## run A
// gioco
module gioco(
	i_ani_stb,														 
	i_clk,															 
	i_rst,															 
	i_animate,														 
	i_dx, 															 
	i_sx,																 
	i_start,															 
	o_x1_pal, o_x2_pal,											 
	o_y1_pal, o_y2_pal,
	o_x1_nav, o_x2_nav,											 
	o_y1_nav, o_y2_nav,
	bri1,bri2,bri3,bri4,bri5,bri6,bri7,bri8,bri9,bri10, 
	ok, ko,															 
	ff_life															 
);
For scale: about 2600 cells after synthesis, roughly 77 flip-flops, ~15000 um2 of cells after synthesis.
Settings: LEC_CHECK=0, ABC_AREA=1, CAP_MARGIN=35, CORE_MARGIN=2, CORE_UTILIZATION=50, CTS_CLUSTER_DIAMETER=307, CTS_CLUSTER_SIZE=21, MIN_ROUTING_LAYER=met1, PLACE_DENSITY_LB_ADDON=0.1, SETUP_SLACK_MARGIN=-1.5, SLEW_MARGIN=20; clock period 15.2 ns.
run.sh (not shown) runs the stock make flow with config.mk's settings and CLKGATE_MAP_FILE=.
Run A had finished all stages when the layout checks came back failing, citing setup timing.
## Diff of input files: run B against run A
# run A
export LEC_CHECK = 0
export ABC_AREA = 1
export CAP_MARGIN = 35
export CORE_MARGIN = 2
export CORE_UTILIZATION = 50
export CTS_CLUSTER_DIAMETER = 307
export CTS_CLUSTER_SIZE = 21
export MIN_ROUTING_LAYER = met1
export PLACE_DENSITY_LB_ADDON = 0.1
export SETUP_SLACK_MARGIN = -1.5
export SLEW_MARGIN = 20
create_clock -name core_clock -period 15.2 [get_ports {i_clk}]
# run B
export LEC_CHECK = 0
export CAP_MARGIN = 25
export CELL_PAD_IN_SITES_DETAIL_PLACEMENT = 2
export CORE_MARGIN = 2
export CORE_UTILIZATION = 62
export CTS_CLUSTER_SIZE = 21
export GPL_ROUTABILITY_DRIVEN = 0
export HOLD_SLACK_MARGIN = 0.26
export MAX_ROUTING_LAYER = met4
export MIN_ROUTING_LAYER = met2
export PLACE_DENSITY_LB_ADDON = 0.13
export SETUP_SLACK_MARGIN = 1.92
export SLEW_MARGIN = 30
create_clock -name core_clock -period 15.2 [get_ports {i_clk}]
Results
In the summary table, run B is marked failed, with error DPL-0033 raised in 3_5_place_dp. Area after synthesis on run B is ahead of run A. Compared with run A, run B shows xor and xnor area share after synthesis higher by 5.6 points. Run B vs. run A: average footprint of a synthesized cell climbed 1.3 um2; post-synthesis cell type count climbed 44.
Relative to run B, the following input files were edited for run C:
# run B
export LEC_CHECK = 0
export CAP_MARGIN = 25
export CELL_PAD_IN_SITES_DETAIL_PLACEMENT = 2
export CORE_MARGIN = 2
export CORE_UTILIZATION = 62
export CTS_CLUSTER_SIZE = 21
export GPL_ROUTABILITY_DRIVEN = 0
export HOLD_SLACK_MARGIN = 0.26
export MAX_ROUTING_LAYER = met4
export MIN_ROUTING_LAYER = met2
export PLACE_DENSITY_LB_ADDON = 0.13
export SETUP_SLACK_MARGIN = 1.92
export SLEW_MARGIN = 30
create_clock -name core_clock -period 15.2 [get_ports {i_clk}]
# run C
export LEC_CHECK = 0
export CAP_MARGIN = 35
export CORE_MARGIN = 2
export CORE_UTILIZATION = 50
export CTS_CLUSTER_DIAMETER = 168
export CTS_CLUSTER_SIZE = 100
export MIN_ROUTING_LAYER = met1
export PLACE_DENSITY_LB_ADDON = 0.1
export SETUP_SLACK_MARGIN = 4.36
export SLEW_MARGIN = 20
create_clock -name core_clock -period 15.2 [get_ports {i_clk}]
## What came out
Completing all stages was not enough for run C: its layout failed the final checks because of setup timing.
Run C -> run B: netlist area before placement delta 0, exact match
Post-synthesis share of cell area spent on xor and xnor gates: run C vs run B identical
Taking run B over run C, the horizontal die dimension ratio works out to 0.900.
Run B → run C: initial core utilization fell by 12 points, cell row count went up, mux cell area share after synthesis now sits at about the same level.
Die size up 23% in run C wrt run B
Re fraction of the mapped netlist area in compound gates: no difference whatsoever between run C and run B.
Core outline area: run B and run C compared, higher one is run C
Setup changes, run C to run D
# run C
export LEC_CHECK = 0
export CAP_MARGIN = 35
export CORE_MARGIN = 2
export CORE_UTILIZATION = 50
export CTS_CLUSTER_DIAMETER = 168
export CTS_CLUSTER_SIZE = 100
export MIN_ROUTING_LAYER = met1
export PLACE_DENSITY_LB_ADDON = 0.1
export SETUP_SLACK_MARGIN = 4.36
export SLEW_MARGIN = 20
create_clock -name core_clock -period 15.2 [get_ports {i_clk}]
# run D
export LEC_CHECK = 0
export CAP_MARGIN = 20
export CELL_PAD_IN_SITES_DETAIL_PLACEMENT = 0
export CORE_MARGIN = 2
export CORE_UTILIZATION = 62
export CTS_CLUSTER_SIZE = 21
export MIN_ROUTING_LAYER = met2
export PLACE_DENSITY_LB_ADDON = 0.1
export SETUP_SLACK_MARGIN = 1.92
export SLEW_MARGIN = 30
create_clock -name core_clock -period 15.2 [get_ports {i_clk}]
--- outcome ---
- Run D did not finish: a tool error stopped it during 5_1_grt.
- Although it ran to completion, run C produced a layout that fails the final checks because of setup timing.
- Of run C and run D, run C shows the lower last weighted congestion value of the routability-driven placer, with run D above it.
- Run C → run D: initial standard-cell utilization of the core moved up, post-placement setup slack went down by 0.028 ns.
- There was hardly any difference in number of cell instances after yosys synthesis between run D and run C.
## Diff of input files: run E against run D
# run D
export LEC_CHECK = 0
export CAP_MARGIN = 20
export CELL_PAD_IN_SITES_DETAIL_PLACEMENT = 0
export CORE_MARGIN = 2
export CORE_UTILIZATION = 62
export CTS_CLUSTER_SIZE = 21
export MIN_ROUTING_LAYER = met2
export PLACE_DENSITY_LB_ADDON = 0.1
export SETUP_SLACK_MARGIN = 1.92
export SLEW_MARGIN = 30
create_clock -name core_clock -period 15.2 [get_ports {i_clk}]
# run E
export LEC_CHECK = 0
export ABC_AREA = 1
export CAP_MARGIN = 35
export CORE_MARGIN = 2
export CORE_UTILIZATION = 58
export CTS_CLUSTER_DIAMETER = 49
export CTS_CLUSTER_SIZE = 21
export MIN_ROUTING_LAYER = met1
export PLACE_DENSITY_LB_ADDON = 0.1
export SLEW_MARGIN = 20
create_clock -name core_clock -period 15.2 [get_ports {i_clk}]
[summary]
- Completing all stages was not enough for run E: its layout failed the final checks because of setup timing.
- Cell area after technology mapping for run E is higher than for run D.
- Looking at chip footprint, run E sits 3100 um2 above run D.
- Re width of the die: run D and run E aren't equal, and the higher value belongs to run E.
